Setup of job 7705:
// cpu_core
module cpu_core(
    input clk,
    input rst,
	 output [5:0] pc_out,
	 input [15:0] instr_out,
	 input [15:0] mem_Data_in,
	 output mem_wr,
	 output mem_rd,
	 output [15:0] reg_Data_2,
	 output [5:0] data_mem_address
    );
Size: about 260 flip-flops, roughly 64 I/O pins, ~22000 um^2 of cells after synthesis.
make LEC_CHECK=0 CAP_MARGIN=35 CELL_PAD_IN_SITES_DETAIL_PLACEMENT=0 CELL_PAD_IN_SITES_GLOBAL_PLACEMENT=1 CORE_MARGIN=5 CORE_UTILIZATION=66 MIN_ROUTING_LAYER=met2 SETUP_SLACK_MARGIN=-0.15 SLEW_MARGIN=20 TNS_END_PERCENT=60 finish   # period 11.1 ns
run.sh (not shown) runs the stock make flow with config.mk's settings and CLKGATE_MAP_FILE=.
Flow for job 7705 halted at global routing (5_1_grt), error code GRT-0116.
Modified inputs, job 260 compared to job 7705
# job 7705
export LEC_CHECK = 0
export CAP_MARGIN = 35
export CELL_PAD_IN_SITES_DETAIL_PLACEMENT = 0
export CELL_PAD_IN_SITES_GLOBAL_PLACEMENT = 1
export CORE_MARGIN = 5
export CORE_UTILIZATION = 66
export MIN_ROUTING_LAYER = met2
export SETUP_SLACK_MARGIN = -0.15
export SLEW_MARGIN = 20
export TNS_END_PERCENT = 60
create_clock -name core_clock -period 11.1 [get_ports {clk}]
# job 260
export LEC_CHECK = 0
export CAP_MARGIN = 20
export CORE_MARGIN = 2
export CORE_UTILIZATION = 70
export CTS_CLUSTER_DIAMETER = 141
export SETUP_SLACK_MARGIN = -0.56
export SLEW_MARGIN = 20
export TNS_END_PERCENT = 5
create_clock -name core_clock -period 7.83 [get_ports {clk}]
### Flow results
Worst setup slack before clock tree synthesis (job 260 over job 7705): decrease, 1.59 ns
Finished, but not clean: job 260, with setup timing.
The total clock buffers created by CTS of job 7705 and that of job 260 are within noise of each other.
Job 7705 has higher chip height than job 260.
Number of placement rows (higher): job 7705
Summary: with job 7705 as the reference, horizontal die dimension in job 260 moved down by a few percent.
For job 8484, these inputs were changed with respect to job 260:
# job 260
export LEC_CHECK = 0
export CAP_MARGIN = 20
export CORE_MARGIN = 2
export CORE_UTILIZATION = 70
export CTS_CLUSTER_DIAMETER = 141
export SETUP_SLACK_MARGIN = -0.56
export SLEW_MARGIN = 20
export TNS_END_PERCENT = 5
create_clock -name core_clock -period 7.83 [get_ports {clk}]
# job 8484
export LEC_CHECK = 0
export ABC_AREA = 1
export CAP_MARGIN = 20
export CORE_MARGIN = 2
export CORE_UTILIZATION = 59
export SLEW_MARGIN = 20
create_clock -name core_clock -period 6.77 [get_ports {clk}]
--- outcome ---
Complete run, failing final checks: job 260, reason setup timing. Job 8484 failed in global routing (5_1_grt) with GRT-0232. The number of nets produced by synthesis of job 8484 is higher than that of job 260. Worst setup slack before clock tree synthesis: job 8484 vs job 260 down 1.11 ns. In the flow results for job 8484 and job 260, the average cell area after synthesis is smaller on job 8484. Reported for job 8484 and job 260, count of input and output buffers turned out identical to the last digit. Compared with job 260, job 8484 shows a higher site row count. Job 8484 vs job 260: adder-cell share of the synthesized area down. Of job 8484 and job 260, the run reporting the higher number of cells produced by synthesis was job 8484. [diff] area of the core region, job 8484 relative to job 260: regression.
The following lists how job 1718 was set up differently from job 8484:
# job 8484
export LEC_CHECK = 0
export ABC_AREA = 1
export CAP_MARGIN = 20
export CORE_MARGIN = 2
export CORE_UTILIZATION = 59
export SLEW_MARGIN = 20
create_clock -name core_clock -period 6.77 [get_ports {clk}]
# job 1718
export LEC_CHECK = 0
export CAP_MARGIN = 20
export CORE_MARGIN = 2
export CORE_UTILIZATION = 65
export SETUP_SLACK_MARGIN = 0.23
export SLEW_MARGIN = 20
create_clock -name core_clock -period 7.07 [get_ports {clk}]
### Flow results
Job 8484 -> job 1718: weighted congestion reported at the end of routability-driven placement increased by a few percent
Post-synthesis compound-gate area fraction for job 1718 is higher than for job 8484.
The final reports for job 1718 and job 8484 show register area share after synthesis higher in the former.
Job 1718 against job 8484: synthesized cell count moved down, synthesized-area fraction occupied by and/or/nand/nor cells moved down, pre-CTS setup slack moved up.
Job 1718 did not finish; the tool stopped in global routing (5_1_grt) with error GRT-0232.
Changes in job 4197 relative to job 1718:
# job 1718
export LEC_CHECK = 0
export CAP_MARGIN = 20
export CORE_MARGIN = 2
export CORE_UTILIZATION = 65
export SETUP_SLACK_MARGIN = 0.23
export SLEW_MARGIN = 20
create_clock -name core_clock -period 7.07 [get_ports {clk}]
# job 4197
export LEC_CHECK = 0
export CAP_MARGIN = 20
export CORE_MARGIN = 2
export CORE_UTILIZATION = 40
export SLEW_MARGIN = 20
create_clock -name core_clock -period 10.9 [get_ports {clk}]
[summary]
In summary, job 4197 completed successfully, with a layout that passed the timing, design-rule and antenna checks. Diff job 4197 and job 1718: cell row count lower in job 1718. Max number of buffers added by the clock tree synthesis step across job 4197 and job 1718: job 4197. Placed instance count ends up higher on job 1718. On final HPWL from detailed placement, job 4197 does worse than job 1718. Job 4197 vs. job 1718: die extent in y went up by 27%. Against job 1718 as the reference, job 4197 delivers a higher worst setup timing slack at the placement stage. Diff job 4197..job 1718 | synthesized cell count | unchanged. Compared with job 1718, job 4197 shows a higher die boundary width. Comparing job 1718 against job 4197, there is no change at all in post-synth area from yosys stat. When job 4197 is measured against job 1718, its total die area turns out 61% higher. Initial core utilization for job 4197 is lower than for job 1718.
> inputs changed (job 4197 -> job 3387)
# job 4197
export LEC_CHECK = 0
export CAP_MARGIN = 20
export CORE_MARGIN = 2
export CORE_UTILIZATION = 40
export SLEW_MARGIN = 20
create_clock -name core_clock -period 10.9 [get_ports {clk}]
# job 3387
export LEC_CHECK = 0
export CAP_MARGIN = 20
export CORE_MARGIN = 2
export CORE_UTILIZATION = 9
export SLEW_MARGIN = 20
create_clock -name core_clock -period 16.8 [get_ports {clk}]
==> results <==
- Compare job 3387 and job 4197 | height of the die higher: job 3387
- Job 4197 → job 3387: layout overhead on the synthesized area now larger; post-layout period usage of the worst path down 16 points; wire length of the first global-routing pass saw an increase; endpoint arrival time on the critical path went up.
- NOTE count of filler cells inserted in the layout job 4197->job 3387 increased by more than 100%
- Aggregate routed wire length (higher): job 3387
